==> design.v <==
`timescale 1ns / 1ps
module clock_div  #(
	parameter int COUNT_VAL = 1)(
    input logic clock,
    input logic reset,
    output logic div_clock,
    output logic tick
    );
logic [$clog2(COUNT_VAL):0] count;
localparam COUNT_VAL_n = COUNT_VAL / 2;
assign tick = (count == COUNT_VAL_n - 1) && (div_clock == 1'b0);
always_ff @(posedge clock or posedge reset)
    begin
        if(reset) begin
           count <= 'b0;
           div_clock <= 'b0;
         end
         else if (count == COUNT_VAL_n -1) begin
           count <= 'b0;
           div_clock <= ~div_clock;
         end
         else begin
           count <= count +1;
           div_clock <= div_clock; 
         end
    end
endmodule
`timescale 1ns / 1ps
module vga_controller #( 
    parameter h_actv_pixel = 640,
    parameter h_sync_pulse = 96,
    parameter h_back_porch = 48,
    parameter h_front_porch = 16,
    parameter h_sync_pol = 0,
    parameter v_actv_pixel = 480,
    parameter v_sync_pulse = 2,
    parameter v_back_porch = 33,
    parameter v_front_porch = 10,
    parameter v_sync_pol = 0    
)(
    input logic clk,    
    input logic ce,     
    input logic reset,  
    output logic h_sync,  
    output logic v_sync,  
    output logic [11:0] h_counter_out,  
    output logic [11:0] v_counter_out,  
    output logic disp_enable   
    );
    localparam v_tot_pixel = v_sync_pulse + v_back_porch + v_actv_pixel + v_front_porch;
    localparam h_tot_pixel = h_sync_pulse + h_back_porch + h_actv_pixel + h_front_porch;
    localparam beg_of_v_sync = v_actv_pixel + v_front_porch ;
    localparam end_of_v_sync = v_sync_pulse + v_actv_pixel + v_front_porch -1 ;
    localparam beg_of_h_sync = h_actv_pixel + h_front_porch ;
    localparam end_of_h_sync = h_sync_pulse + h_actv_pixel + h_front_porch -1 ;
    logic [11:0]  v_counter;
    logic [11:0]  h_counter;
    always_ff @(posedge clk or  posedge reset )begin
        if (reset)begin     
            v_counter <= 0;  
            h_counter <= 0;
            h_sync <= ~h_sync_pol;
            v_sync <= ~v_sync_pol;
            h_counter_out <= 0;
            v_counter_out <= 0;
        end
        else if (ce) begin
            h_counter_out <= h_counter;
            v_counter_out <= v_counter;
            if (h_counter < (h_tot_pixel-1))begin
                h_counter <= h_counter + 1 ;
            end
            else begin
                h_counter <= 0;
                if (v_counter < (v_tot_pixel -1))
                    v_counter <= v_counter + 1 ;
                else 
                    v_counter <= 0;
            end
            if(h_counter >= beg_of_h_sync && h_counter <= end_of_h_sync)begin
                h_sync <= h_sync_pol; 
            end           
            else begin
                h_sync <= ~h_sync_pol;
            end
            if (v_counter >= beg_of_v_sync && v_counter <= end_of_v_sync)
                v_sync <= v_sync_pol;
            else
                v_sync <= ~v_sync_pol;
        end
    end 
    always_ff @(posedge clk or  posedge reset)begin
        if(reset)begin
            disp_enable <= 0;
        end
        else if (ce) begin
            if ((v_counter <= v_actv_pixel-1) & (h_counter <= h_actv_pixel-1) )
                disp_enable <= 1;
            else 
                disp_enable <= 0; 
            end
    end
endmodule
`timescale 1ns / 1ps
module line_drawer(
    input logic [11:0] nx0,ny0,nx1,ny1,
    input logic  disp_en,
    input logic [11:0] v_cntr,
    input logic [11:0] h_cntr,
    input logic clk,
    input logic ce,
    input logic rst, 
    input logic Vsync,
    output logic [11:0] y, x
    );
    logic [11:0] x0;
    logic [11:0] y0;
    logic [11:0] x1;
    logic [11:0] y1;
    logic [11:0] n,w;
    logic [11:0] w0,n0,w1,n1;
    localparam logic [1:0] set_drawer = 2'd0;
    localparam logic [1:0] loop_drawer = 2'd1;
    localparam logic [1:0] low_high = 2'd2;
    localparam logic [1:0] reset_state = 2'd3;
    logic [1:0] drw_s;  
    logic [11:0] dw,dn;
    int  D;
    localparam int offset_D = 32'hffff;
    logic [11:0] w_cntr;
    logic low_or_high;   
    logic n_dir ; 
    always_ff @(posedge clk or posedge rst)begin
            if(rst)begin
                x0 <= 12'd2;
                y0 <= 12'd7;
                x1 <= 12'd9;
                y1 <= 12'd2;
                w0 <= 'd0;
                n0 <= 'd0;
                w1 <= 'd0;
                n1 <= 'd0;
                n <= 'd0;
                w <= 'd0;
                dw <= 'd0;
                dn <= 'd0;
                D <= 0;
                n_dir <= 1'b0;
                low_or_high <= 1'b0;
                x <= 12'hfff;
                y <= 12'hfff;
                w_cntr <= 'd0;
                drw_s <= low_high;
            end 
            else if (ce) begin
                case(drw_s) 
                    low_high:begin
                                if(x0 >  x1 && y0 > y1 )begin
                                    if((x0 - x1) > (y0 - y1))begin
                                        low_or_high <= 1'b1 ;
                                    end
                                    else begin
                                        low_or_high <= 1'b0 ;
                                    end
                                end
                                else if(x0 >  x1 && y0 < y1 )begin
                                    if((x0 - x1) > (y1 - y0))begin
                                        low_or_high <= 1'b1 ;
                                    end
                                    else begin
                                        low_or_high <= 1'b0 ;
                                    end
                                end
                                else if(x0 <  x1 && y0 > y1 )begin
                                    if((x1 - x0) > (y0 - y1))begin
                                        low_or_high <= 1'b1 ;
                                    end
                                    else begin
                                        low_or_high <= 1'b0 ;
                                    end
                                end
                                else if(x0 <  x1 && y0 < y1 )begin
                                    if((x1 - x0) > (y1 - y0))begin
                                        low_or_high <= 1'b1 ;
                                    end
                                    else begin
                                        low_or_high <= 1'b0 ;
                                    end
                                end 
                                drw_s <= set_drawer;                                                                                            
                            end
                    set_drawer:begin
                                    if(low_or_high == 1'b1)begin  
                                        if(x0 > x1)begin 
                                            {w0, n0, w1, n1} <= {x1,y1,x0,y0}; 
                                            dw <= x0 - x1;
                                            if(y0 > y1) begin
                                                dn <= y0 - y1;
                                                D <= 2*(y0 - y1) - (x0 - x1) + offset_D; 
                                                n_dir <= 1'b0;  
                                            end
                                            else begin
                                                dn <= y1 - y0;
                                                D <= 2*(y1 - y0) - (x0 - x1) + offset_D; 
                                                n_dir <= 1'b0;  
                                            end
                                            n <= y1;
                                            w <= x1; 
                                            w_cntr <= 'd0;
                                            drw_s <= loop_drawer;
                                        end
                                        else begin
                                            {w0, n0, w1, n1} <= {x0,y0,x1,y1}; 
                                            dw <= x1 - x0;
                                            if(y1 > y0) begin
                                                dn <= y1 - y0;
                                                D <= 2*(y1 - y0) - (x1 - x0) + offset_D;
                                                n_dir <= 1'b1;  
                                            end
                                            else begin
                                                dn <= y0 - y1;
                                                D <= 2*(y0 - y1) - (x1 - x0) + offset_D;
                                                n_dir <= 1'b0;  
                                            end
                                            n <= y0;
                                            w <= x0; 
                                            w_cntr <= 'd0;
                                            drw_s <= loop_drawer;
                                        end
                                    end
                                    else begin     
                                        if(y0 > y1)begin 
                                           {w0, n0, w1, n1} <= {y1,x1,y0,x0}; 
                                           dw <= y0 - y1; 
                                           if(x0 > x1) begin
                                               dn <= x0 - x1;
                                               n_dir <= 1'b0;  
                                               D <= 2*(x0 - x1) - (y0 - y1) + offset_D;
                                           end
                                           else begin
                                               dn <= x1 - x0;
                                               n_dir <= 1'b1;  
                                               D <= 2*(x1 - x0) - (y0 - y1) + offset_D;
                                           end
                                           n <= x0;
                                           w <= y1; 
                                           w_cntr <= 'd0;
                                           drw_s <= loop_drawer;
                                        end
                                        else begin  
                                            {w0, n0, w1, n1} <= {y0,x0,y1,x1}; 
                                            dw <= y1 - y0;
                                            if(x0 > x1) begin
                                              dn <= x0 - x1;
                                              n_dir <= 1'b0;  
                                              D <= 2*(x0 - x1) - (y1 - y0) + offset_D;
                                            end
                                            else begin
                                              dn <= x1 - x0;
                                              n_dir <= 1'b1;  
                                              D <= 2*(x1 - x0) - (y1 - y0) + offset_D;
                                            end
                                            n <= x0;
                                            w <= y0; 
                                            w_cntr <= 'd0;
                                            drw_s <= loop_drawer;
                                        end
                                    end
                                end
                    loop_drawer:begin
                                    if(low_or_high == 1'b1)
                                        {x,y} <= {w,n};
                                    else
                                        {x,y} <= {n,w};
                                    if(  (low_or_high == 1'b1) && (h_cntr +1 == w0 + w_cntr) ||    ((low_or_high == 1'b0) && (v_cntr == w0 + w_cntr && h_cntr > n ) ))begin  
                                        w_cntr <= w_cntr + 1;  
                                        w <= w + 1;
                                        if( D > (12'd0 + offset_D) )begin   
                                            if(n_dir == 1'b0)begin 
                                                n <= n - 1;
                                            end
                                            if(n_dir == 1'b1)begin 
                                                n <= n + 1; 
                                            end
                                            D <= D - 2*dw  + 2*dn;
                                        end
                                        else begin
                                        D <= D + 2*dn;
                                        end
                                    end 
                                    if(((low_or_high == 1'b1) && (w_cntr + w0 == w1)) ||    ((low_or_high == 1'b0) && (w_cntr + w0 == w1+1))) begin  
                                        w_cntr <= 'd0; 
                                        n <= n0;
                                        w <= w0;
                                        drw_s <= set_drawer;   
                                    end
                                end
                endcase        
                if(x0 != nx0 || y0 != ny0 || x1 != nx1 || y1 != ny1)begin
                    {x0, y0, x1, y1} <= {nx0, ny0, nx1, ny1};
                    drw_s <= low_high;
                end
            end
        end
endmodule
`timescale 1ns / 1ps
module drawing_line_top(
    input logic clk,
    input logic rst,
    output logic Hsync,
    output logic Vsync,
    output logic [3:0] vgaRed,
    output logic [3:0] vgaGreen,
    output logic [3:0] vgaBlue,
    input logic [11:0] x0,y0,x1,y1,
    output logic disp_en,
    output logic vga_clk,
    output logic [11:0] v_cntr, h_cntr
    );
    logic  vga_clk_buff;
    logic  vga_ce;
    clock_div#(4) vga_clk_mod(.clock(clk), .reset(rst), .div_clock(vga_clk_buff), .tick(vga_ce) ); 
    logic [11:0] v_cntr_buff, h_cntr_buff;
    logic Hsync_buff, Vsync_buff, disp_en_buff;   
    vga_controller#(
         .h_actv_pixel(50), 
         .h_sync_pulse(2),
         .h_back_porch(1),
         .h_front_porch(3),
         .h_sync_pol(0),
         .v_actv_pixel(60),
         .v_sync_pulse(1),
         .v_back_porch(1),
         .v_front_porch(1),
         .v_sync_pol(0)
    ) vgatxt(.clk(clk), .ce(vga_ce), .reset(rst), .h_sync(Hsync_buff), .v_sync(Vsync_buff), .h_counter_out(h_cntr_buff), .v_counter_out(v_cntr_buff), .disp_enable(disp_en_buff));
    logic [11:0] pix_y,pix_x;  
    line_drawer drw1(.nx0(x0), .nx1(x1),.disp_en(disp_en_buff), .rst(rst), .Vsync(Vsync_buff), .ny0(y0), .ny1(y1), .v_cntr(v_cntr_buff), .h_cntr(h_cntr_buff), .clk(clk), .ce(vga_ce), .y(pix_y), .x(pix_x)); 
    logic [3:0] red_r, green_r, blue_r;  
    assign {vgaRed, vgaGreen, vgaBlue} = {red_r, green_r, blue_r}; 
    always_ff @(posedge clk or posedge rst)begin
        if (rst) begin
            {red_r, green_r, blue_r} <= {4'b0 ,4'b0 , 4'b0};
        end
        else if (vga_ce) begin
            if (( (h_cntr_buff == pix_x && v_cntr_buff == pix_y ))&& disp_en_buff == 1'b1 )begin
                {red_r, green_r, blue_r} <= {4'hf,4'b0,4'b0};
            end  
            else if (disp_en_buff == 1'b1) begin
                {red_r, green_r, blue_r} <= {4'b1111,4'b1111,4'b1111};
            end
            else begin
                {red_r, green_r, blue_r} <= {4'b0 ,4'b0 , 4'b0}; 
            end
        end
    end
    assign vga_clk = vga_clk_buff;
    always_ff @(posedge clk or posedge rst)begin
        if (rst) begin
            v_cntr <= 12'd0;
            h_cntr <= 12'd0;
            Vsync <= 1'b1;
            Hsync <= 1'b1;
            disp_en <= 1'b0;
        end
        else if (vga_ce) begin
            v_cntr <= v_cntr_buff;
            h_cntr <= h_cntr_buff;
            Vsync <= Vsync_buff;
            Hsync <= Hsync_buff;
            disp_en <= disp_en_buff;
        end
    end
endmodule
==> run.sh <==
#!/bin/bash
# the make line also repeats each setting of config.mk as NAME=value (left out here)
make -C /OpenROAD-flow-scripts/flow DESIGN_CONFIG=/design/flow/config.mk WORK_HOME=/design/flow/orfs CLKGATE_MAP_FILE= finish
==> config.mk <==
export PLATFORM = sky130hd
export DESIGN_NAME = drawing_line_top
export DESIGN_NICKNAME = drawing_line_top
export VERILOG_FILES = /design/flow/design.v
export SDC_FILE = /design/flow/constraint.sdc
export NUM_CORES = 4
export LEC_CHECK = 0
export ABC_AREA = 0
export CAP_MARGIN = 0
export CELL_PAD_IN_SITES_GLOBAL_PLACEMENT = 0
export CORE_ASPECT_RATIO = 0.72
export CORE_MARGIN = 2
export CORE_UTILIZATION = 70
export CTS_CLUSTER_SIZE = 22
export MAX_ROUTING_LAYER = met4
export SETUP_SLACK_MARGIN = -0.3
export SLEW_MARGIN = 30
==> constraint.sdc <==
create_clock -name core_clock -period 4.31 [get_ports {clk}]
set_input_delay 0.8620 -clock core_clock [delete_from_list [all_inputs] [get_ports {clk}]]
set_output_delay 0.8620 -clock core_clock [all_outputs]
set_load 0.01 [all_outputs]
==> reports/qor.json, run 1 <==
{
  "critPathBufInv": 5,
  "core-area_um2": 43700,
  "timing.critical_path.depth": 21,
  "gp_routability_congestion": 1.16,
  "ys_ff": 289,
  "worst-path-max-fanout": 7,
  "top_logic_kind": "AND-OR/OR-AND gates",
  "finalHoldViolations": 0,
  "synth-edff-count": 0,
  "maxSlewHeadroom_pct": 25.3,
  "rsz0062_at_grt": "true",
  "timing.hold.worst_path_depth": 1,
  "number_of_antenna_violations_at_the_first_check_in_global_routing": 11,
  "critPathArrivalTime_ns": 5.78,
  "so.violations": "setup timing",
  "post_drt_wl_per_cell_um": 27.0,
  "timing.reg2reg.worst_path_depth": 21,
  "grt_first_pass_wirelength_mm": 191,
  "pre_repair_dr_iteration_count": 23,
  "combinationalPowerShare_pct": 70.3,
  "crit_path_end": "drw1.D[15]",
  "post_synth_and_or_nand_nor_area_fraction_pct": 19.3,
  "worst_hold_startpoint": "vga_clk_mod.count[0]",
  "grt_start_max_net_pins": 101,
  "clock_insertion_delay_worst_skew_ns": 0.64,
  "class_of_the_tightest_hold_or_removal_check": "reg -> reg",
  "maxCapViolations": 0,
  "post_synth_most_frequent_cells": "nand2_1, ha_1, o21ai_0",
  "worst_setup_path_end_kind": "register",
  "timing.clock.skew_ns": 0.0486,
  "worstSetupStartpointType": "register",
  "netlist_top_cells_area": "dfrtp_1, ha_1, nand2_1",
  "fin_total_pwr_mw": 21.4,
  "stage_log_warnings": 97,
  "clk_pin_slew_worst_paths_ns": 0.08,
  "worst_ep_required_time_ns": 4.87,
  "globalRouteOverflowTotal": 0,
  "worstReg2RegStart": "drw1.x1[3]",
  "p_comb_mw": 15.1,
  "critical_path_class": "reg -> reg",
  "synth.top_cell.area_share_pct": 20.5,
  "postRouteAntennaNets": 0,
  "post_detailed_routing_wire_length_mm": 137,
  "post_synth_area_from_yosys_stat_um2": 30900,
  "finalSetupViolCount": 50,
  "regToRegEndpoint": "drw1.D[15]",
  "status": "complete, but fails checks",
  "power.clock.total_mw": 3.03,
  "xor_xnor_area_share_pct": 10.0,
  "rrSetupSlack_ns": -0.91,
  "clock_sink_count": 289,
  "ys_seq_share_pct": 23.6,
  "power_density_nw_per_um2": 544,
  "via_count": 36900,
  "ys_sh_mux_pct": 2.38,
  "postSynth.topFlopCell": "dfrtp_1",
  "largest_area_cell": "dfrtp_1",
  "timing.fmax_mhz": 192,
  "first_iter_violations": 7555,
  "ir_worst_vdd_mv": 0.450,
  "place_worst_setup_slack_ns": -0.832,
  "holdPathEnd": "vga_clk_mod.count[0]",
  "detail_route.vias_per_cell": 7.29,
  "critPathTopFamily": "AND-OR/OR-AND gates",
  "syn-mean-instance-area_um2": 7.88,
  "yosysWarnings": 4,
  "yosys.cell_types.count": 101,
  "grt_pass1_vias": 34000,
  "floorplan.rows": 65,
  "finish.net_count": 4892,
  "yosysMostFrequentCell": "nand2_1",
  "crit_path_top_delay_cell": "xor2_2",
  "internal-power_mw": 11.1,
  "design.die.area_um2": 45800,
  "final_critical_path_share_of_the_clock_period_pct": 121,
  "power.group.top": "combinational logic",
  "clock_tree.htree_level_count": 1,
  "port_buffers": 89,
  "actual_slew_at_the_worst_max_slew_pin_ns": 1.12,
  "maxSlewViolCount": 0,
  "launching_element_of_the_worst_setup_path": "drw1.x1[3]",
  "power.sequential.total_mw": 3.32,
  "num_io_pins": 90,
  "power.switching_fraction_pct": 48.0,
  "fp_util_pct": 70.7,
  "syn-cell-area_um2": 30900,
  "layout_min_cycle_time_ns": 5.22,
  "critical_path.max_stage_delay_ns": 0.66,
  "fa_ha_area_share_pct": 16.7,
  "synthCells": 3915,
  "cts_buffers": 30,
  "floorplan.die.width_um": 251,
  "fin_ws_ns": -0.910,
  "hpwlAfterDp_mm": 93.1,
  "tritoncts": "built",
  "mappedNetlistNets": 4356,
  "die_y_um": 182,
  "yosysCellCount": 3915,
  "leakage_nw": 18.8,
  "area_growth_pct": 27.6,
  "power_switching_mw": 10.3,
  "async_flop_share_pct": 100,
  "cts_root_buf": "clkbuf_16",
  "drc": 0,
  "clock_power_share_pct": 14.2,
  "global_route.usage.total_pct": 55.0,
  "power.sequential.fraction_pct": 15.5,
  "max-clock-path-buffers": 3,
  "cp_cell_sequence": "inv_2 > ha_4 > and3_4 > o21ai_1 > buf_4 > a31oi_4 > xor2_2 > inv_2 > ha_1 > ha_1 > a21oi_1 > o21ai_1 > a41o_1 > o41ai_2 > buf_4 > nor2_1 > o21ai_1 > nor4b_4 > buf_4 > o32ai_1 > a31oi_1",
  "yosys.area_share.aoi_pct": 22.5
}
==> metrics by stage <==
step	cell area, µm²	instances	hold slack [ns]	setup TNS [ns]	util (%)
2_1_floorplan	30900	3915	0.431	-91.49	-
3_3_place_gp	36300	4937	0.442	-5.39	83.0
3_5_place_dp	36300	4939	0.454	-7.30	83.2
4_1_cts	38400	5025	0.463	-3.38	87.9
5_1_grt	39400	5056	0.480	-15.73	90.2
6_report	39400	5059	0.463	-12.71	90.2
==> repair_timing <==
action	in CTS	in global routing
pin swaps	63	108
buffers inserted	39	30
gates resized	155	158
setup endpoints to repair	12	23
hold buffers	0	0
==> routing by layer <==
layer	track usage (%)	part of all wire, %
met5	-	0
met2	75.2	39
met1	69.5	35
met4	21.9	7.4
met3	26.3	19
==> layout make-up <==
type / instances / area [µm²]
fillers: 1958 / 4270
flip-flops and latches: 289 / 7280
clock buffers: 40 / 848
well taps: 569 / 712
diodes: 15 / 37.5
clock inverters: 16 / 268
repair buffers: 709 / 5890
multi-input cells: 3190 / 23500
inverters: 231 / 873
==> run 2: changes to the inputs <==
Settings changed: ABC_AREA 0 to default, CAP_MARGIN 0 to 10, CELL_PAD_IN_SITES_GLOBAL_PLACEMENT 0 to default, CORE_ASPECT_RATIO 0.72 to default, CORE_UTILIZATION 70 to 72, CTS_CLUSTER_DIAMETER from default to 357, CTS_CLUSTER_SIZE 22 to 38, HOLD_SLACK_MARGIN from default to -0.09, PLACE_DENSITY from default to 0.64, SETUP_SLACK_MARGIN -0.3 to -0.28, SLEW_MARGIN 30 to 20.
==> reports/qor.json, run 2 <==
{
  "status": "aborted with a tool error",
  "outcome.stop_stage": "5_1_grt",
  "ys_seq_share": {"value": 23.6, "unit": "%", "change": "unchanged"},
  "mappedNetlistNets": {"value": 4356, "change": "unchanged"},
  "clock_tree.htree_level_count": {"value": 1, "change": "unchanged"},
  "die_y": {"value": 211, "unit": "µm", "change": "+16%"},
  "gp_routability_congestion": {"value": 1.08, "change": "-7.4%"},
  "core-area": {"value": 42100, "unit": "µm²", "change": "-3.5%"},
  "hpwlAfterDp": {"value": 86.3, "unit": "mm", "change": "-7.2%"},
  "max-clock-path-buffers": {"value": 3, "change": "unchanged"},
  "yosysCellCount": {"value": 3915, "change": "unchanged"},
  "netlist_top_cells_area": "dfrtp_1, ha_1, nand2_1",
  "ys_ff": {"value": 289, "change": "unchanged"},
  "synthCells": {"value": 3915, "change": "unchanged"},
  "synth-edff-count": {"value": 0, "change": "unchanged"},
  "post_synth_and_or_nand_nor_area_fraction": {"value": 19.3, "unit": "%", "change": "unchanged"},
  "async_flop_share": {"value": 100, "unit": "%", "change": "unchanged"},
  "post_synth_area_from_yosys_stat": {"value": 30900, "unit": "µm²", "change": "unchanged"},
  "post_synth_most_frequent_cells": "nand2_1, ha_1, o21ai_0",
  "ys_sh_mux": {"value": 2.38, "unit": "%", "change": "unchanged"},
  "cts_root_buf": "clkbuf_16",
  "place_worst_setup_slack": {"value": -0.776, "unit": "ns", "change": "+0.0563 ns"},
  "xor_xnor_area_share": {"value": 10.0, "unit": "%", "change": "unchanged"},
  "clock_sink_count": {"value": 289, "change": "unchanged"},
  "floorplan.die.width": {"value": 211, "unit": "µm", "change": "-16%"},
  "floorplan.rows": {"value": 75, "change": "+15%"},
  "cts_hold_buf": {"value": 0, "change": "unchanged"},
  "design.die.area": {"value": 44500, "unit": "µm²", "change": "-2.8%"},
  "yosysMostFrequentCell": "nand2_1",
  "fa_ha_area_share": {"value": 16.7, "unit": "%", "change": "unchanged"},
  "yosysWarnings": {"value": 4, "change": "unchanged"},
  "cts_buffers": {"value": 11, "change": "-63%"},
  "synth.top_cell.area_share": {"value": 20.5, "unit": "%", "change": "unchanged"},
  "yosys.cell_types.count": {"value": 101, "change": "unchanged"},
  "num_io_pins": {"value": 90, "change": "unchanged"},
  "top_logic_kind": "AND-OR/OR-AND gates",
  "postSynth.topFlopCell": "dfrtp_1",
  "syn-mean-instance-area": {"value": 7.88, "unit": "µm²", "change": "unchanged"},
  "syn-cell-area": {"value": 30900, "unit": "µm²", "change": "unchanged"},
  "largest_area_cell": "dfrtp_1",
  "port_buffers": {"value": 89, "change": "unchanged"},
  "yosys.area_share.aoi": {"value": 22.5, "unit": "%", "change": "unchanged"},
  "fp_util": {"value": 73.3, "unit": "%", "change": "+2.6 points"}
}
-- run 2: repair_timing --
| item | in CTS |
|---|---|
| endpoints found under the setup margin | 12 |
| pin swaps | 25 |
| resized | 103 |
| setup buffers | 11 |
-- run 2: per-stage QoR --
step | area (µm²) | TNS [ns] | instances
2_1_floorplan | 30900 | -91.49 | 3915
3_3_place_gp | 35900 | -4.55 | 4868
3_5_place_dp | 35900 | -6.72 | 4868
4_1_cts | 36800 | -2.96 | 4894
==> run 3: changes to the inputs <==
Settings changed: ABC_AREA from default to 1, CAP_MARGIN 10 to 20, CTS_CLUSTER_DIAMETER 357 to 399, CTS_CLUSTER_SIZE 38 to 95, HOLD_SLACK_MARGIN -0.09 to default, MAX_ROUTING_LAYER met4 to default, PLACE_DENSITY 0.64 to 0.39, SETUP_SLACK_MARGIN -0.28 to default.
Clock period 4.31 ns to 3.44 ns, I/O delays scaled along.
==> reports/qor.json, run 3 <==
{
  "xor_xnor_area_share": {"value": 5.72, "unit": "%", "change": "-4.3 points"},
  "cts_root_buf": "clkbuf_16",
  "outcome.stop_stage": "5_1_grt",
  "clock_tree.htree_level_count": {"value": 1, "change": "unchanged"},
  "yosysWarnings": {"value": 4, "change": "unchanged"},
  "fa_ha_area_share": {"value": 15.8, "unit": "%", "change": "-0.90 points"},
  "async_flop_share": {"value": 100, "unit": "%", "change": "unchanged"},
  "status": "aborted with a tool error",
  "floorplan.die.width": {"value": 216, "unit": "µm", "change": "+2.4%"},
  "yosysMostFrequentCell": "nand2_1",
  "numPlacedInstances": {"value": 6053, "change": "+24%"},
  "syn-mean-instance-area": {"value": 6.56, "unit": "µm²", "change": "-17%"},
  "ys_sh_mux": {"value": 0.0309, "unit": "%", "change": "-2.3 points"},
  "global_route.usage.total_pct": 79.1,
  "max-clock-path-buffers": {"value": 3, "change": "unchanged"},
  "port_buffers": {"value": 89, "change": "unchanged"},
  "yosys.cell_types.count": {"value": 61, "change": "-40%"},
  "post_synth_and_or_nand_nor_area_fraction": {"value": 29.4, "unit": "%", "change": "+10 points"},
  "yosysCellCount": {"value": 4938, "change": "+26%"},
  "mappedNetlistNets": {"value": 5379, "change": "+23%"},
  "num_io_pins": {"value": 90, "change": "unchanged"},
  "hpwlAfterDp": {"value": 102, "unit": "mm", "change": "+18%"},
  "die_y": {"value": 216, "unit": "µm", "change": "+2.4%"},
  "gp_routability_congestion": {"value": 1.14, "change": "+5.9%"},
  "globalRouteOverflowTotal": 162,
  "ys_ff": {"value": 289, "change": "unchanged"},
  "postSynth.topFlopCell": "dfrtp_1",
  "post_synth_area_from_yosys_stat": {"value": 32400, "unit": "µm²", "change": "+4.9%"},
  "top_logic_kind": "simple AND/OR/NAND/NOR gates",
  "core-area": {"value": 44300, "unit": "µm²", "change": "+5.2%"},
  "synth.top_cell.area_share": {"value": 19.5, "unit": "%", "change": "-0.96 points"},
  "synth-edff-count": {"value": 0, "change": "unchanged"},
  "cts_buffers": {"value": 7, "change": "-4"},
  "fp_util": {"value": 73.1, "unit": "%", "change": "-0.18 points"},
  "clock_sink_count": {"value": 289, "change": "unchanged"},
  "stop_error": "[ERROR GRT-0116] Global routing finished with congestion. Check the congestion regions in the DRC Viewer.",
  "syn-cell-area": {"value": 32400, "unit": "µm²", "change": "+4.9%"},
  "post_synth_most_frequent_cells": "nand2_1, inv_1, nor2_1",
  "ys_seq_share": {"value": 22.5, "unit": "%", "change": "-1.1 points"},
  "cts_hold_buf": {"value": 0, "change": "unchanged"},
  "yosys.area_share.aoi": {"value": 17.7, "unit": "%", "change": "-4.8 points"},
  "largest_area_cell": "dfrtp_1",
  "synthCells": {"value": 4938, "change": "+26%"},
  "netlist_top_cells_area": "dfrtp_1, ha_1, nand2_1",
  "design.die.area": {"value": 46700, "unit": "µm²", "change": "+4.8%"},
  "floorplan.rows": {"value": 77, "change": "+2.7%"}
}
-- run 3: metrics by stage --
step	hold WS, ns	cell area (µm²)	power [mW]	setup slack [ns]
floorplan	0.448	34000	11.1	-1.05
global placement	0.453	39600	15.9	-0.584
detailed placement	0.464	39600	16.5	-0.814
CTS	0.399	41200	19.0	-0.553
-- run 3: layer usage --
| metal | overflow | track usage (%) |
|---|---|---|
| met1 | 1 | 79.6 |
| met2 | 80 | 94.5 |
| met3 | 7 | 64.6 |
| met4 | 74 | 75.2 |
| met5 | 0 | 50.0 |
-- run 3: what timing repair did --
| item | in CTS |
|---|---|
| pin swaps | 108 |
| cloned | 1 |
| gates resized | 260 |
| setup endpoints to repair | 26 |
| buffers inserted | 40 |
==> run 4: changes to the inputs <==
Settings changed: ABC_AREA 1 to default, CORE_UTILIZATION 72 to 16, CTS_CLUSTER_DIAMETER 399 to default, CTS_CLUSTER_SIZE 95 to default, PLACE_DENSITY 0.39 to default.
Clock period 3.44 ns to 11.5 ns, I/O delays scaled along.
==> reports/qor.json, run 4 <==
{
  "status": "no timing/DRC/antenna violations",
  "rrSetupSlack_ns": 5.66,
  "clock_power_share_pct": 18.9,
  "cp_cell_sequence": "inv_1 > ha_1 > nor2b_1 > o21ai_0 > nand2_1 > a21o_1 > a21oi_1 > xor2_1 > ha_1 > ha_1 > or2_2 > a21oi_1 > a211oi_1 > or3_1 > a221oi_1 > xnor2_1 > a21oi_1 > o21ai_0 > o211ai_1 > a32oi_1",
  "grt_first_pass_wirelength_mm": 170,
  "power_switching_mw": 3.09,
  "clk_pin_slew_worst_paths_ns": 0.06,
  "power.sequential.total_mw": 1.26,
  "grt_pass1_vias": 27700,
  "power.group.top": "combinational logic",
  "num_io_pins": {"value": 90, "change": "unchanged"},
  "worst-path-max-fanout": 10,
  "detail_route.vias_per_cell": 4.48,
  "cts_setup_buffers": {"value": 0, "change": "-100%"},
  "worstReg2RegStart": "drw1.y1[1]",
  "synth-edff-count": {"value": 0, "change": "unchanged"},
  "core-area": {"value": 192000, "unit": "µm²", "change": "+330%"},
  "die_y": {"value": 443, "unit": "µm", "change": "+110%"},
  "crit_path_end": "drw1.D[16]",
  "timing.fmax_mhz": 171,
  "drc": 0,
  "hpwlAfterDp": {"value": 85.4, "unit": "mm", "change": "-17%"},
  "power.clock.total_mw": 1.22,
  "leakage_nw": 15.8,
  "post_cts.resized_instances": {"value": 0, "change": "-100%"},
  "synth.top_cell.area_share": {"value": 20.5, "unit": "%", "change": "+0.96 points"},
  "rsz0062_at_grt": "false",
  "actual_slew_at_the_worst_max_slew_pin_ns": 1.13,
  "syn-cell-area": {"value": 30900, "unit": "µm²", "change": "-4.7%"},
  "postRouteAntennaNets": 0,
  "yosysCellCount": {"value": 3915, "change": "-21%"},
  "synthCells": {"value": 3915, "change": "-21%"},
  "ir_worst_vdd_mv": 0.0906,
  "port_buffers": {"value": 89, "change": "unchanged"},
  "critPathTopFamily": "AND-OR/OR-AND gates",
  "worstSetupStartpointType": "register",
  "cts_buffers": {"value": 39, "change": "+32"},
  "power.sequential.fraction_pct": 19.4,
  "final_critical_path_share_of_the_clock_period_pct": 50.8,
  "finish.net_count": 4331,
  "maxSlewViolCount": 0,
  "layout_min_cycle_time_ns": 5.84,
  "timing.critical_path.depth": 20,
  "regToRegEndpoint": "drw1.D[16]",
  "globalRouteOverflowTotal": 0,
  "design.die.area": {"value": 196000, "unit": "µm²", "change": "+320%"},
  "yosys.area_share.aoi": {"value": 22.5, "unit": "%", "change": "+4.8 points"},
  "worst_setup_path_end_kind": "register",
  "ys_seq_share": {"value": 23.6, "unit": "%", "change": "+1.1 points"},
  "post_synth_most_frequent_cells": "nand2_1, ha_1, o21ai_0",
  "internal-power_mw": 3.40,
  "floorplan.die.width": {"value": 443, "unit": "µm", "change": "+110%"},
  "maxCapViolations": 0,
  "top_logic_kind": "AND-OR/OR-AND gates",
  "post_synth_and_or_nand_nor_area_fraction": {"value": 19.3, "unit": "%", "change": "-10 points"},
  "ys_sh_mux": {"value": 2.38, "unit": "%", "change": "+2.3 points"},
  "ys_ff": {"value": 289, "change": "unchanged"},
  "critPathArrivalTime_ns": 6.32,
  "worst_ep_required_time_ns": 11.98,
  "area_growth_pct": 16.1,
  "global_route.usage.total_pct": 10.8,
  "xor_xnor_area_share": {"value": 10.0, "unit": "%", "change": "+4.3 points"},
  "via_count": 28900,
  "crit_path_top_delay_cell": "xor2_1",
  "grt_start_max_net_pins": 104,
  "timing.clock.skew_ns": 0.0160,
  "maxSlewHeadroom_pct": 24.2,
  "timing.hold.worst_path_depth": 2,
  "max-clock-path-buffers": {"value": 3, "change": "unchanged"},
  "largest_area_cell": "dfrtp_1",
  "fp_util": {"value": 16.1, "unit": "%", "change": "-57 points"},
  "gp_routability_congestion": {"value": 0.917, "change": "-20%"},
  "yosysWarnings": {"value": 4, "change": "unchanged"},
  "yosys.cell_types.count": {"value": 101, "change": "+66%"},
  "finalSetupViolCount": 0,
  "stage_log_warnings": 95,
  "clock_sink_count": {"value": 289, "change": "unchanged"},
  "cts_root_buf": "clkbuf_16",
  "post_drt_wl_per_cell_um": 17.2,
  "post_detailed_routing_wire_length_mm": 111,
  "first_iter_violations": 2687,
  "mappedNetlistNets": {"value": 4356, "change": "-19%"},
  "post_synth_area_from_yosys_stat": {"value": 30900, "unit": "µm²", "change": "-4.7%"},
  "netlist_top_cells_area": "dfrtp_1, ha_1, nand2_1",
  "finalHoldViolations": 0,
  "power.switching_fraction_pct": 47.6,
  "clock_insertion_delay_worst_skew_ns": 0.57,
  "class_of_the_tightest_hold_or_removal_check": "reg -> reg",
  "holdPathEnd": "Vsync",
  "syn-mean-instance-area": {"value": 7.88, "unit": "µm²", "change": "+20%"},
  "tritoncts": "built",
  "cts_hold_buf": {"value": 0, "change": "unchanged"},
  "floorplan.rows": {"value": 161, "change": "+110%"},
  "clock_tree.htree_level_count": {"value": 2, "change": "+1"},
  "tns_ns": 0,
  "async_flop_share": {"value": 100, "unit": "%", "change": "unchanged"},
  "worst_hold_startpoint": "vgatxt.v_sync",
  "fillCellCount": 21600,
  "finish.utilization_pct": 18.6,
  "fa_ha_area_share": {"value": 16.7, "unit": "%", "change": "+0.90 points"},
  "power_density_nw_per_um2": 181,
  "postSynth.topFlopCell": "dfrtp_1",
  "yosysMostFrequentCell": "nand2_1",
  "pre_repair_dr_iteration_count": 5,
  "number_of_antenna_violations_at_the_first_check_in_global_routing": 1,
  "launching_element_of_the_worst_setup_path": "drw1.y1[1]",
  "critical_path_class": "reg -> reg",
  "p_comb_mw": 4.00,
  "critPathBufInv": 1,
  "combinationalPowerShare_pct": 61.7,
  "critical_path.max_stage_delay_ns": 0.77,
  "timing.reg2reg.worst_path_depth": 20
}
==> run 4: layout make-up <==
class	count	area (µm²)	share of cell area (%)
inverter	231	875	2.44
tap	2526	3160	8.82
antenna	1	2.50	0.00698
clock inverter	22	174	0.485
clock buffer	50	1090	3.04
timing repair buffer	139	1290	3.59
sequential	289	7280	20.3
multi-input combinational	3190	22000	61.3
==> run 4: metal layers <==
metal	vias up	wire, µm	track usage (%)
li1	13800	-	-
met2	967	50300	17.5
met5	-	0	0
met1	14000	50600	15.0
met3	155	6520	1.12
met4	0	3440	3.42
==> run 4: through the flow <==
stage	instances	hold slack (ns)	worst slack (ns)	instance area, µm²	total power [mW]
4_1_cts	6446	0.454	5.72	35800	6.45
3_5_place_dp	6374	0.450	5.74	34500	5.18
3_3_place_gp	6374	0.442	5.78	34500	5.14
5_1_grt	6447	0.478	5.26	35800	6.97
2_1_floorplan	3915	0.431	1.28	30900	4.13
6_report	6448	0.453	5.66	35800	6.48
==> run 5: changes to the inputs <==
Settings changed: CORE_ASPECT_RATIO from default to 0.65, CORE_MARGIN 2 to 3, CORE_UTILIZATION 16 to 38, CTS_CLUSTER_DIAMETER from default to 33, CTS_CLUSTER_SIZE from default to 16, MAX_ROUTING_LAYER from default to met4, MIN_ROUTING_LAYER from default to met1, SETUP_SLACK_MARGIN from default to 0.75, TNS_END_PERCENT from default to 20.
Clock period 11.5 ns to 4.3 ns, I/O delays scaled along.
==> reports/qor.json, run 5 <==
{
  "power.clock.total": {"value": 4.67, "unit": "mW", "change": "+280%"},
  "fa_ha_area_share": {"value": 16.7, "unit": "%", "change": "unchanged"},
  "worstSetupStartpointType": "register",
  "finalHoldViolations": {"value": 0, "change": "unchanged"},
  "power.sequential.total": {"value": 3.35, "unit": "mW", "change": "+170%"},
  "timing.critical_path.depth": {"value": 20, "change": "unchanged"},
  "clk_pin_slew_worst_paths": {"value": 0.06, "unit": "ns", "change": "about the same"},
  "top_logic_kind": "AND-OR/OR-AND gates",
  "rsz0062_at_grt": "true",
  "layout_min_cycle_time": {"value": 4.65, "unit": "ns", "change": "-1.19 ns"},
  "clock_power_share": {"value": 19.6, "unit": "%", "change": "+0.7 points"},
  "status": "complete, but fails checks",
  "timing.fmax": {"value": 215, "unit": "MHz", "change": "+26%"},
  "clock_sink_count": {"value": 289, "change": "unchanged"},
  "detail_route.vias_per_cell": {"value": 5.72, "change": "+28%"},
  "power_switching": {"value": 10.6, "unit": "mW", "change": "+240%"},
  "rrSetupSlack": {"value": -0.35, "unit": "ns", "change": "-6.01 ns"},
  "worst-path-max-fanout": {"value": 4, "change": "-6"},
  "regToRegEndpoint": "drw1.D[15]",
  "combinationalPowerShare": {"value": 66.4, "unit": "%", "change": "+4.7 points"},
  "ys_seq_share": {"value": 23.6, "unit": "%", "change": "unchanged"},
  "cts_root_buf": "clkbuf_16",
  "gp_routability_congestion": {"value": 1.00, "change": "+9.1%"},
  "ys_sh_mux": {"value": 2.38, "unit": "%", "change": "unchanged"},
  "grt_pass1_vias": {"value": 30600, "change": "+10%"},
  "stage_log_warnings": {"value": 95, "change": "unchanged"},
  "syn-mean-instance-area": {"value": 7.88, "unit": "µm²", "change": "unchanged"},
  "yosys.area_share.aoi": {"value": 22.5, "unit": "%", "change": "unchanged"},
  "synthCells": {"value": 3915, "change": "unchanged"},
  "post_detailed_routing_wire_length": {"value": 129, "unit": "mm", "change": "+16%"},
  "critPathBufInv": {"value": 4, "change": "+3"},
  "tritoncts": "built",
  "maxSlewViolCount": {"value": 0, "change": "unchanged"},
  "postRouteAntennaNets": {"value": 0, "change": "unchanged"},
  "post_synth_most_frequent_cells": "nand2_1, ha_1, o21ai_0",
  "cts_hold_buf": {"value": 0, "change": "unchanged"},
  "so.violations": "setup timing",
  "finish.utilization": {"value": 56.2, "unit": "%", "change": "+38 points"},
  "syn-cell-area": {"value": 30900, "unit": "µm²", "change": "unchanged"},
  "worstReg2RegStart": "drw1.y0[0]",
  "post_synth_area_from_yosys_stat": {"value": 30900, "unit": "µm²", "change": "unchanged"},
  "synth.top_cell.area_share": {"value": 20.5, "unit": "%", "change": "unchanged"},
  "clock_insertion_delay_worst_skew": {"value": 0.62, "unit": "ns", "change": "+0.05 ns"},
  "fin_ws": {"value": -0.352, "unit": "ns", "change": "-6.01 ns"},
  "critical_path.max_stage_delay": {"value": 0.57, "unit": "ns", "change": "-0.20 ns"},
  "yosysCellCount": {"value": 3915, "change": "unchanged"},
  "area_growth_pct": 45.2,
  "leakage": {"value": 20.6, "unit": "nW", "change": "+31%"},
  "post_drt_wl_per_cell": {"value": 22.3, "unit": "µm", "change": "+30%"},
  "grt_first_pass_wirelength": {"value": 190, "unit": "mm", "change": "+12%"},
  "cts_buffers": {"value": 57, "change": "+46%"},
  "fin_total_pwr": {"value": 23.9, "unit": "mW", "change": "+270%"},
  "launching_element_of_the_worst_setup_path": "drw1.y0[0]",
  "number_of_antenna_violations_at_the_first_check_in_global_routing": {"value": 1, "change": "unchanged"},
  "actual_slew_at_the_worst_max_slew_pin": {"value": 0.914, "unit": "ns", "change": "-0.219 ns"},
  "holdPathEnd": "Vsync",
  "xor_xnor_area_share": {"value": 10.0, "unit": "%", "change": "unchanged"},
  "fillCellCount": {"value": 7031, "change": "-68%"},
  "maxSlewHeadroom": {"value": 38.3, "unit": "%", "change": "+14 points"},
  "drc": {"value": 0, "change": "unchanged"},
  "worst_ep_required_time": {"value": 4.84, "unit": "ns", "change": "-7.14 ns"},
  "fin_worst_hold_slack": {"value": 0.460, "unit": "ns", "change": "+0.00728 ns"},
  "power_density": {"value": 533, "unit": "nW/µm²", "change": "+190%"},
  "fp_util": {"value": 38.7, "unit": "%", "change": "+23 points"},
  "timing.clock.skew": {"value": 0.0212, "unit": "ns", "change": "+0.00511 ns"},
  "place_area": {"value": 37800, "unit": "µm²", "change": "+9.3%"},
  "mappedNetlistNets": {"value": 4356, "change": "unchanged"},
  "first_iter_violations": {"value": 3580, "change": "+33%"},
  "core-area": {"value": 79800, "unit": "µm²", "change": "-58%"},
  "yosysWarnings": {"value": 4, "change": "unchanged"},
  "ys_ff": {"value": 289, "change": "unchanged"},
  "netlist_top_cells_area": "dfrtp_1, ha_1, nand2_1",
  "final_cell_area": {"value": 44800, "unit": "µm²", "change": "+25%"},
  "crit_path_top_delay_cell": "dfstp_2",
  "power.sequential.fraction": {"value": 14.0, "unit": "%", "change": "-5.4 points"},
  "synth-edff-count": {"value": 0, "change": "unchanged"},
  "internal-power": {"value": 13.3, "unit": "mW", "change": "+290%"},
  "floorplan.die.width": {"value": 360, "unit": "µm", "change": "-19%"},
  "globalRouteOverflowTotal": {"value": 0, "change": "unchanged"},
  "power.switching_fraction": {"value": 44.4, "unit": "%", "change": "-3.3 points"},
  "die_y": {"value": 236, "unit": "µm", "change": "-47%"},
  "design.die.area": {"value": 84800, "unit": "µm²", "change": "-57%"},
  "critPathTopFamily": "AND-OR/OR-AND gates",
  "worst_hold_startpoint": "Vsync",
  "grt_start_max_net_pins": {"value": 92, "change": "-12%"},
  "finish.net_count": {"value": 5105, "change": "+18%"},
  "place_worst_setup_slack": {"value": -0.815, "unit": "ns", "change": "-6.55 ns"},
  "yosys.cell_types.count": {"value": 101, "change": "unchanged"},
  "hpwlAfterDp": {"value": 97.9, "unit": "mm", "change": "+15%"},
  "timing.hold.worst_path_depth": {"value": 2, "change": "unchanged"},
  "critPathArrivalTime": {"value": 5.19, "unit": "ns", "change": "-1.13 ns"},
  "crit_path_end": "drw1.D[15]",
  "maxCapViolations": {"value": 0, "change": "unchanged"},
  "timing.reg2reg.worst_path_depth": {"value": 20, "change": "unchanged"},
  "critical_path_class": "reg -> reg",
  "final_critical_path_share_of_the_clock_period": {"value": 108, "unit": "%", "change": "+57 points"},
  "postSynth.topFlopCell": "dfrtp_1",
  "floorplan.rows": {"value": 83, "change": "-48%"},
  "global_route.usage.total": {"value": 29.7, "unit": "%", "change": "+19 points"},
  "power.group.top": "combinational logic",
  "p_comb": {"value": 15.9, "unit": "mW", "change": "+300%"},
  "ir_worst_vdd": {"value": 0.409, "unit": "mV", "change": "+350%"},
  "async_flop_share": {"value": 100, "unit": "%", "change": "unchanged"},
  "pre_repair_dr_iteration_count": {"value": 6, "change": "+1"},
  "clock_tree.htree_level_count": {"value": 2, "change": "unchanged"},
  "port_buffers": {"value": 89, "change": "unchanged"},
  "num_io_pins": {"value": 90, "change": "unchanged"},
  "cp_cell_sequence": "ha_4 > inv_2 > fa_2 > nand4_1 > a31oi_2 > nor2_2 > o21ai_1 > xor2_1 > buf_4 > buf_4 > buf_4 > nor2b_1 > ha_4 > a21o_1 > a21o_1 > nor4bb_4 > a31oi_2 > a2111oi_2 > o32ai_2 > a31oi_1",
  "largest_area_cell": "dfrtp_1",
  "max-clock-path-buffers": {"value": 3, "change": "unchanged"},
  "worst_setup_path_end_kind": "register",
  "via_count": {"value": 33100, "change": "+14%"},
  "class_of_the_tightest_hold_or_removal_check": "reg -> reg",
  "yosysMostFrequentCell": "nand2_1",
  "finalSetupViolCount": {"value": 11, "change": "+11"},
  "post_synth_and_or_nand_nor_area_fraction": {"value": 19.3, "unit": "%", "change": "unchanged"},
  "path_common_cell": "buf_4"
}
==> run 5: area by class of cell <==
| class | instances | area (µm²) | share of cell area, % |
|---|---|---|---|
| repair buffers | 895 | 7740 | 17.3 |
| inverters | 231 | 885 | 1.97 |
| clock buffers | 65 | 1520 | 3.39 |
| well taps | 1062 | 1330 | 2.96 |
| flip-flops and latches | 289 | 7290 | 16.3 |
| clock inverters | 43 | 485 | 1.08 |
| multi-input cells | 3190 | 25600 | 57.1 |
| diodes | 1 | 2.50 | 0.00558 |
==> run 5: per-stage QoR <==
| step | TNS, ns | instances |
|---|---|---|
| after CTS | -1.63 | 5740 |
| after global placement | -7.11 | 5540 |
| final | -2.49 | 5776 |
| after detailed placement | -7.57 | 5540 |
| after global routing | -4.02 | 5776 |
| after floorplan | -94.04 | 3915 |
==> run 5: per-layer routing <==
metal | vias up | wire length, µm | GRT usage [%]
met5 | - | 0 | -
met4 | 0 | 1960 | 4.97
met3 | 145 | 15400 | 8.38
met2 | 1506 | 49600 | 37.9
met1 | 16000 | 61600 | 45.6
li1 | 15400 | - | -
==> run 5: timing repair <==
item                       4_1_cts  5_1_grt
cloned                           0        1
pin swaps                      210      244
setup endpoints to repair      113      112
buffers inserted                92       34
resized                        489      359
==> run 6: changes to the inputs <==
Settings changed: CORE_ASPECT_RATIO 0.65 to default, CORE_MARGIN 3 to 2, CORE_UTILIZATION 38 to 40, CTS_CLUSTER_DIAMETER 33 to default, CTS_CLUSTER_SIZE 16 to default, MAX_ROUTING_LAYER met4 to default, MIN_ROUTING_LAYER met1 to default, SETUP_SLACK_MARGIN 0.75 to default, TNS_END_PERCENT 20 to default.
Clock period 4.3 ns to 6.21 ns, I/O delays scaled along.
==> reports/qor.json, run 6 <==
{
  "status": "no timing/DRC/antenna violations",
  "final_critical_path_share_of_the_clock_period": {"value": 91.2, "unit": "%", "change": "-17 points"},
  "launching_element_of_the_worst_setup_path": "drw1.y0[0]",
  "finalSetupViolCount": {"value": 0, "change": "-11"},
  "number_of_antenna_violations_at_the_first_check_in_global_routing": {"value": 6, "change": "+5"},
  "regToRegEndpoint": "drw1.D[14]",
  "rrSetupSlack": {"value": 0.55, "unit": "ns", "change": "+0.90 ns"},
  "post_detailed_routing_wire_length": {"value": 104, "unit": "mm", "change": "-19%"},
  "leakage": {"value": 15.9, "unit": "nW", "change": "-23%"},
  "cts_buffers": {"value": 37, "change": "-35%"},
  "seq_area": {"value": 7280, "unit": "µm²", "change": "about the same"},
  "port_buffers": {"value": 89, "change": "unchanged"},
  "synthCells": {"value": 3915, "change": "unchanged"},
  "fa_ha_area_share": {"value": 16.7, "unit": "%", "change": "unchanged"},
  "ys_seq_share": {"value": 23.6, "unit": "%", "change": "unchanged"},
  "syn-mean-instance-area": {"value": 7.88, "unit": "µm²", "change": "unchanged"},
  "grt_start_max_net_pins": {"value": 104, "change": "+13%"},
  "clock_sink_count": {"value": 289, "change": "unchanged"},
  "largest_area_cell": "dfrtp_1",
  "critPathTopFamily": "AND-OR/OR-AND gates",
  "power.sequential.fraction": {"value": 19.2, "unit": "%", "change": "+5.2 points"},
  "ys_ff": {"value": 289, "change": "unchanged"},
  "worst-path-max-fanout": {"value": 5, "change": "+1"},
  "timing.critical_path.depth": {"value": 21, "change": "+5.0%"},
  "worst_hold_startpoint": "vgatxt.v_sync",
  "stage_log_warnings": {"value": 98, "change": "+3.2%"},
  "clock_power_share": {"value": 19.1, "unit": "%", "change": "-0.5 points"},
  "power_switching": {"value": 5.66, "unit": "mW", "change": "-47%"},
  "critical_path.max_stage_delay": {"value": 0.60, "unit": "ns", "change": "+0.03 ns"},
  "die_y": {"value": 282, "unit": "µm", "change": "+20%"},
  "design.die.area": {"value": 79400, "unit": "µm²", "change": "-6.3%"},
  "post_drt_wl_per_cell": {"value": 21.0, "unit": "µm", "change": "-5.7%"},
  "timing.reg2reg.worst_path_depth": {"value": 21, "change": "+5.0%"},
  "maxSlewHeadroom": {"value": 28.6, "unit": "%", "change": "-9.7 points"},
  "critical_path_class": "reg -> reg",
  "finish.cell_count_without_fillers": {"value": 4972, "change": "-14%"},
  "ys_sh_mux": {"value": 2.38, "unit": "%", "change": "unchanged"},
  "yosysWarnings": {"value": 4, "change": "unchanged"},
  "clock_insertion_delay_worst_skew": {"value": 0.58, "unit": "ns", "change": "-0.04 ns"},
  "actual_slew_at_the_worst_max_slew_pin": {"value": 1.07, "unit": "ns", "change": "+0.153 ns"},
  "netlist_top_cells_area": "dfrtp_1, ha_1, nand2_1",
  "top_logic_kind": "AND-OR/OR-AND gates",
  "finish.net_count": {"value": 4352, "change": "-15%"},
  "synth.top_cell.area_share": {"value": 20.5, "unit": "%", "change": "unchanged"},
  "fin_total_pwr": {"value": 12.0, "unit": "mW", "change": "-50%"},
  "power.group.top": "combinational logic",
  "yosysCellCount": {"value": 3915, "change": "unchanged"},
  "maxCapViolations": {"value": 0, "change": "unchanged"},
  "crit_path_end": "drw1.D[14]",
  "post_synth_and_or_nand_nor_area_fraction": {"value": 19.3, "unit": "%", "change": "unchanged"},
  "postSynth.topFlopCell": "dfrtp_1",
  "critPathBufInv": {"value": 3, "change": "-1"},
  "globalRouteOverflowTotal": {"value": 0, "change": "unchanged"},
  "layout_min_cycle_time": {"value": 5.66, "unit": "ns", "change": "+1.01 ns"},
  "via_count": {"value": 28600, "change": "-13%"},
  "cts_hold_buf": {"value": 0, "change": "unchanged"},
  "grt_first_pass_wirelength": {"value": 160, "unit": "mm", "change": "-16%"},
  "pre_repair_dr_iteration_count": {"value": 6, "change": "unchanged"},
  "worst_ep_required_time": {"value": 6.60, "unit": "ns", "change": "+1.76 ns"},
  "clock_tree.htree_level_count": {"value": 2, "change": "unchanged"},
  "post_cts.resized_instances": {"value": 0, "change": "-100%"},
  "global_route.usage.total": {"value": 26.0, "unit": "%", "change": "-3.7 points"},
  "num_io_pins": {"value": 90, "change": "unchanged"},
  "cts_setup_buffers": {"value": 0, "change": "-100%"},
  "internal-power": {"value": 6.38, "unit": "mW", "change": "-52%"},
  "power.sequential.total": {"value": 2.31, "unit": "mW", "change": "-31%"},
  "fin_worst_hold_slack": {"value": 0.454, "unit": "ns", "change": "-0.00571 ns"},
  "crit_path_top_delay_cell": "dfstp_2",
  "xor_xnor_area_share": {"value": 10.0, "unit": "%", "change": "unchanged"},
  "power_density": {"value": 352, "unit": "nW/µm²", "change": "-34%"},
  "postRouteAntennaNets": {"value": 0, "change": "unchanged"},
  "core-area": {"value": 76200, "unit": "µm²", "change": "-4.5%"},
  "synth-edff-count": {"value": 0, "change": "unchanged"},
  "timing.clock.skew": {"value": 0.0257, "unit": "ns", "change": "+0.00454 ns"},
  "ir_worst_vdd": {"value": 0.203, "unit": "mV", "change": "-50%"},
  "tritoncts": "built",
  "first_iter_violations": {"value": 2418, "change": "-32%"},
  "finalHoldViolations": {"value": 0, "change": "unchanged"},
  "tns": {"value": 0, "unit": "ns", "change": "+2.49 ns"},
  "drc": {"value": 0, "change": "unchanged"},
  "combinationalPowerShare": {"value": 61.7, "unit": "%", "change": "-4.7 points"},
  "worstReg2RegStart": "drw1.y0[0]",
  "yosysMostFrequentCell": "nand2_1",
  "critPathArrivalTime": {"value": 6.06, "unit": "ns", "change": "+0.87 ns"},
  "timing.hold.worst_path_depth": {"value": 2, "change": "unchanged"},
  "numPlacedInstances": {"value": 4902, "change": "-12%"},
  "worst_setup_path_end_kind": "register",
  "post_synth_area_from_yosys_stat": {"value": 30900, "unit": "µm²", "change": "unchanged"},
  "yosys.cell_types.count": {"value": 101, "change": "unchanged"},
  "hpwlAfterDp": {"value": 80.4, "unit": "mm", "change": "-18%"},
  "fillCellCount": {"value": 7649, "change": "+8.8%"},
  "fp_util": {"value": 40.5, "unit": "%", "change": "+1.8 points"},
  "maxSlewViolCount": {"value": 0, "change": "unchanged"},
  "timing.fmax": {"value": 177, "unit": "MHz", "change": "-18%"},
  "power.switching_fraction": {"value": 47.0, "unit": "%", "change": "+2.6 points"},
  "p_comb": {"value": 7.42, "unit": "mW", "change": "-53%"},
  "max-clock-path-buffers": {"value": 3, "change": "unchanged"},
  "cp_cell_sequence": "inv_1 > ha_1 > inv_1 > fa_1 > a21o_1 > a21oi_1 > xnor2_1 > inv_1 > ha_1 > ha_1 > a21oi_1 > nor2b_1 > o31a_1 > o22ai_1 > o2111ai_1 > a21oi_1 > xor2_1 > nor2_1 > a211oi_1 > o21ai_0 > a32oi_1",
  "holdPathEnd": "Vsync",
  "gp_routability_congestion": {"value": 0.969, "change": "-3.1%"},
  "class_of_the_tightest_hold_or_removal_check": "reg -> reg",
  "mappedNetlistNets": {"value": 4356, "change": "unchanged"},
  "worstSetupStartpointType": "register",
  "syn-cell-area": {"value": 30900, "unit": "µm²", "change": "unchanged"},
  "grt_pass1_vias": {"value": 26700, "change": "-13%"},
  "async_flop_share": {"value": 100, "unit": "%", "change": "unchanged"},
  "clk_pin_slew_worst_paths": {"value": 0.06, "unit": "ns", "change": "about the same"},
  "area_growth_pct": 10.8,
  "power.clock.total": {"value": 2.30, "unit": "mW", "change": "-51%"},
  "rsz0062_at_grt": "false",
  "cts_root_buf": "clkbuf_16",
  "floorplan.rows": {"value": 101, "change": "+22%"},
  "detail_route.vias_per_cell": {"value": 5.76, "change": "+0.58%"},
  "yosys.area_share.aoi": {"value": 22.5, "unit": "%", "change": "unchanged"},
  "post_synth_most_frequent_cells": "nand2_1, ha_1, o21ai_0",
  "floorplan.die.width": {"value": 282, "unit": "µm", "change": "-22%"},
  "final-comb-area": {"value": 22000, "unit": "µm²", "change": "-14%"}
}
-- run 6: through the flow --
stage	util (%)	area (µm²)	worst slack, ns
floorplan	-	30900	1.16
global placement	43.2	32900	0.787
detailed placement	43.2	32900	0.783
CTS	44.9	34200	0.740
global route	44.9	34200	0.279
finish	44.9	34200	0.546
-- run 6: per-layer routing --
metal  vias to the layer above  routed length (µm)  GRT usage (%)  part of all wire (%)
li1                      13800                   -              -                     -
met4                         4                4310           9.82                   4.1
met2                       899               46100           40.8                    44
met3                       199                6670           4.36                   6.4
met1                     13700               47200           35.6                    45
met5                         -                  21              0                 0.020
-- run 6: final cells by class --
cell class | instances | area share [%]
clock inverter | 16 | 0.626
inverter | 231 | 2.55
tap | 1030 | 3.77
multi-input combinational | 3190 | 64.2
clock buffer | 52 | 3.17
timing repair buffer | 162 | 4.35
antenna | 2 | 0.0146
sequential | 289 | 21.3
==> run 7: changes to the inputs <==
Settings changed: CORE_MARGIN 2 to 4, CORE_UTILIZATION 40 to 28, CTS_CLUSTER_SIZE from default to 19, SETUP_SLACK_MARGIN from default to 0.75, TNS_END_PERCENT from default to 35.
Clock period 6.21 ns to 10.0 ns, I/O delays scaled along.
==> reports/qor.json, run 7 <==
{
  "clock_power_share": {"value": 18.7, "unit": "%", "change": "-0.4 points"},
  "maxCapViolations": {"value": 0, "change": "unchanged"},
  "worst_hold_startpoint": "Vsync",
  "yosysMostFrequentCell": "nand2_1",
  "number_of_antenna_violations_at_the_first_check_in_global_routing": {"value": 2, "change": "-4"},
  "place_worst_setup_slack": {"value": 4.18, "unit": "ns", "change": "+3.40 ns"},
  "finish.cell_count_without_fillers": {"value": 5389, "change": "+8.4%"},
  "regToRegEndpoint": "drw1.D[16]",
  "finish.net_count": {"value": 4325, "change": "-0.62%"},
  "final_critical_path_share_of_the_clock_period": {"value": 60.4, "unit": "%", "change": "-31 points"},
  "worst_ep_required_time": {"value": 10.48, "unit": "ns", "change": "+3.88 ns"},
  "fin_worst_hold_slack": {"value": 0.463, "unit": "ns", "change": "+0.00844 ns"},
  "post_synth_most_frequent_cells": "nand2_1, ha_1, o21ai_0",
  "globalRouteOverflowTotal": {"value": 0, "change": "unchanged"},
  "core-area": {"value": 109000, "unit": "µm²", "change": "+43%"},
  "final_cell_area": {"value": 34500, "unit": "µm²", "change": "+0.85%"},
  "design.die.area": {"value": 116000, "unit": "µm²", "change": "+46%"},
  "status": "no timing/DRC/antenna violations",
  "floorplan.die.width": {"value": 340, "unit": "µm", "change": "+21%"},
  "launching_element_of_the_worst_setup_path": "drw1.x1[3]",
  "yosysWarnings": {"value": 4, "change": "unchanged"},
  "power.clock.total": {"value": 1.39, "unit": "mW", "change": "-40%"},
  "yosys.cell_types.count": {"value": 101, "change": "unchanged"},
  "num_io_pins": {"value": 90, "change": "unchanged"},
  "maxSlewHeadroom": {"value": 19.8, "unit": "%", "change": "-8.8 points"},
  "critical_path_class": "reg -> reg",
  "tns": {"value": 0, "unit": "ns", "change": "unchanged"},
  "fillCellCount": {"value": 11600, "change": "+52%"},
  "ys_sh_mux": {"value": 2.38, "unit": "%", "change": "unchanged"},
  "synthCells": {"value": 3915, "change": "unchanged"},
  "post_detailed_routing_wire_length": {"value": 106, "unit": "mm", "change": "+1.2%"},
  "post_cts.resized_instances": {"value": 0, "change": "unchanged"},
  "cts_buffers": {"value": 37, "change": "unchanged"},
  "syn-cell-area": {"value": 30900, "unit": "µm²", "change": "unchanged"},
  "cts_root_buf": "clkbuf_16",
  "max-clock-path-buffers": {"value": 3, "change": "unchanged"},
  "globalRoute.busiestLayer": "met2",
  "clock_insertion_delay_worst_skew": {"value": 0.57, "unit": "ns", "change": "about the same"},
  "ir_worst_vdd": {"value": 0.120, "unit": "mV", "change": "-41%"},
  "finalSetupViolCount": {"value": 0, "change": "unchanged"},
  "fin_ws": {"value": 3.96, "unit": "ns", "change": "+3.42 ns"},
  "leakage": {"value": 15.7, "unit": "nW", "change": "-1.0%"},
  "critPathArrivalTime": {"value": 6.52, "unit": "ns", "change": "+0.46 ns"},
  "stage_log_warnings": {"value": 94, "change": "-4.1%"},
  "holdPathEnd": "Vsync",
  "layout_min_cycle_time": {"value": 6.04, "unit": "ns", "change": "+0.373 ns"},
  "crit_path_top_delay_cell": "o41ai_1",
  "timing.reg2reg.worst_path_depth": {"value": 19, "change": "-9.5%"},
  "power.sequential.total": {"value": 1.43, "unit": "mW", "change": "-38%"},
  "place_area": {"value": 33200, "unit": "µm²", "change": "+1.0%"},
  "worst_setup_path_end_kind": "register",
  "grt_first_pass_wirelength": {"value": 162, "unit": "mm", "change": "+1.8%"},
  "tritoncts": "built",
  "die_y": {"value": 340, "unit": "µm", "change": "+21%"},
  "top_logic_kind": "AND-OR/OR-AND gates",
  "gp_routability_congestion": {"value": 0.952, "change": "-1.8%"},
  "combinationalPowerShare": {"value": 62.0, "unit": "%", "change": "+0.3 points"},
  "async_flop_share": {"value": 100, "unit": "%", "change": "unchanged"},
  "timing.fmax": {"value": 166, "unit": "MHz", "change": "-6.2%"},
  "postRouteAntennaNets": {"value": 0, "change": "unchanged"},
  "grt_start_max_net_pins": {"value": 121, "change": "+16%"},
  "maxSlewViolCount": {"value": 0, "change": "unchanged"},
  "post_drt_wl_per_cell": {"value": 19.6, "unit": "µm", "change": "-6.6%"},
  "timing.critical_path.depth": {"value": 19, "change": "-9.5%"},
  "finalHoldViolations": {"value": 0, "change": "unchanged"},
  "power_switching": {"value": 3.50, "unit": "mW", "change": "-38%"},
  "numPlacedInstances": {"value": 5321, "change": "+8.5%"},
  "use_met3": {"value": 1.81, "unit": "%", "change": "-2.6 points"},
  "antenna-diode-count": {"value": 0, "change": "-2"},
  "mappedNetlistNets": {"value": 4356, "change": "unchanged"},
  "hpwlAfterDp": {"value": 80.8, "unit": "mm", "change": "+0.50%"},
  "yosysCellCount": {"value": 3915, "change": "unchanged"},
  "ys_ff": {"value": 289, "change": "unchanged"},
  "rrSetupSlack": {"value": 3.96, "unit": "ns", "change": "+3.42 ns"},
  "p_comb": {"value": 4.59, "unit": "mW", "change": "-38%"},
  "crit_path_end": "drw1.D[16]",
  "detail_route.vias_per_cell": {"value": 5.30, "change": "-7.9%"},
  "area_growth_pct": 11.7,
  "timing.clock.skew": {"value": 0.0181, "unit": "ns", "change": "-0.00762 ns"},
  "pre_repair_dr_iteration_count": {"value": 6, "change": "unchanged"},
  "rsz0062_at_grt": "false",
  "worst-path-max-fanout": {"value": 8, "change": "+3"},
  "critical_path.max_stage_delay": {"value": 0.72, "unit": "ns", "change": "+0.12 ns"},
  "post_synth_and_or_nand_nor_area_fraction": {"value": 19.3, "unit": "%", "change": "unchanged"},
  "timing.hold.worst_path_depth": {"value": 2, "change": "unchanged"},
  "worstReg2RegStart": "drw1.x1[3]",
  "postSynth.topFlopCell": "dfrtp_1",
  "actual_slew_at_the_worst_max_slew_pin": {"value": 1.19, "unit": "ns", "change": "+0.127 ns"},
  "internal-power": {"value": 3.90, "unit": "mW", "change": "-39%"},
  "cts_setup_buffers": {"value": 0, "change": "unchanged"},
  "synth.top_cell.area_share": {"value": 20.5, "unit": "%", "change": "unchanged"},
  "grt.met1_usage": {"value": 25.8, "unit": "%", "change": "-9.8 points"},
  "grt_pass1_vias": {"value": 26800, "change": "+0.40%"},
  "met2_usage": {"value": 27.4, "unit": "%", "change": "-13 points"},
  "fa_ha_area_share": {"value": 16.7, "unit": "%", "change": "unchanged"},
  "clock_sink_count": {"value": 289, "change": "unchanged"},
  "floorplan.rows": {"value": 121, "change": "+20%"},
  "syn-mean-instance-area": {"value": 7.88, "unit": "µm²", "change": "unchanged"},
  "via_count": {"value": 28600, "change": "-0.18%"},
  "worstSetupStartpointType": "register",
  "power.group.top": "combinational logic",
  "class_of_the_tightest_hold_or_removal_check": "reg -> reg",
  "critPathBufInv": {"value": 2, "change": "-1"},
  "clock_tree.htree_level_count": {"value": 2, "change": "unchanged"},
  "first_iter_violations": {"value": 2348, "change": "-2.9%"},
  "critPathTopFamily": "AND-OR/OR-AND gates",
  "drc": {"value": 0, "change": "unchanged"},
  "power_density": {"value": 215, "unit": "nW/µm²", "change": "-39%"},
  "largest_area_cell": "dfrtp_1",
  "cp_cell_sequence": "inv_1 > ha_1 > and3_1 > o21ai_0 > a31oi_1 > xor2_1 > inv_1 > ha_1 > ha_1 > o21ai_0 > nor2_1 > o41ai_1 > o2111ai_1 > a21oi_1 > a2bb2oi_1 > xor2_1 > o21ai_0 > nand4_1 > a32oi_1",
  "port_buffers": {"value": 89, "change": "unchanged"},
  "synth-edff-count": {"value": 0, "change": "unchanged"},
  "fp_util": {"value": 28.3, "unit": "%", "change": "-12 points"},
  "power.switching_fraction": {"value": 47.3, "unit": "%", "change": "+0.29 points"},
  "global_route.usage.total": {"value": 17.6, "unit": "%", "change": "-8.4 points"},
  "ys_seq_share": {"value": 23.6, "unit": "%", "change": "unchanged"},
  "cts_hold_buf": {"value": 0, "change": "unchanged"},
  "post_synth_area_from_yosys_stat": {"value": 30900, "unit": "µm²", "change": "unchanged"},
  "power.sequential.fraction": {"value": 19.3, "unit": "%", "change": "about the same"},
  "clk_pin_slew_worst_paths": {"value": 0.06, "unit": "ns", "change": "about the same"},
  "yosys.area_share.aoi": {"value": 22.5, "unit": "%", "change": "unchanged"},
  "netlist_top_cells_area": "dfrtp_1, ha_1, nand2_1",
  "xor_xnor_area_share": {"value": 10.0, "unit": "%", "change": "unchanged"}
}
-- run 7: layout make-up --
class,instances,area (µm²),share of cell area [%]
inverters,231,871,2.53
clock inverters,17,183,0.530
repair buffers,135,1250,3.62
clock buffers,51,1060,3.07
well taps,1476,1850,5.36
flip-flops and latches,289,7280,21.1
multi-input cells,3190,22000,63.8
-- run 7: through the flow --
stage	power, mW	utilization [%]
2_1_floorplan	4.75	-
3_3_place_gp	5.90	30.4
3_5_place_dp	5.93	30.4
5_1_grt	7.97	31.6
4_1_cts	7.36	31.6
6_report	7.40	31.6
-- run 7: per-layer routing --
metal	part of all wire (%)	vias to the layer above
met5	0	-
met4	2.8	0
met3	5.7	154
met2	44	899
met1	48	13700
li1	-	13800
Power is estimated from default activity; no workload was simulated.
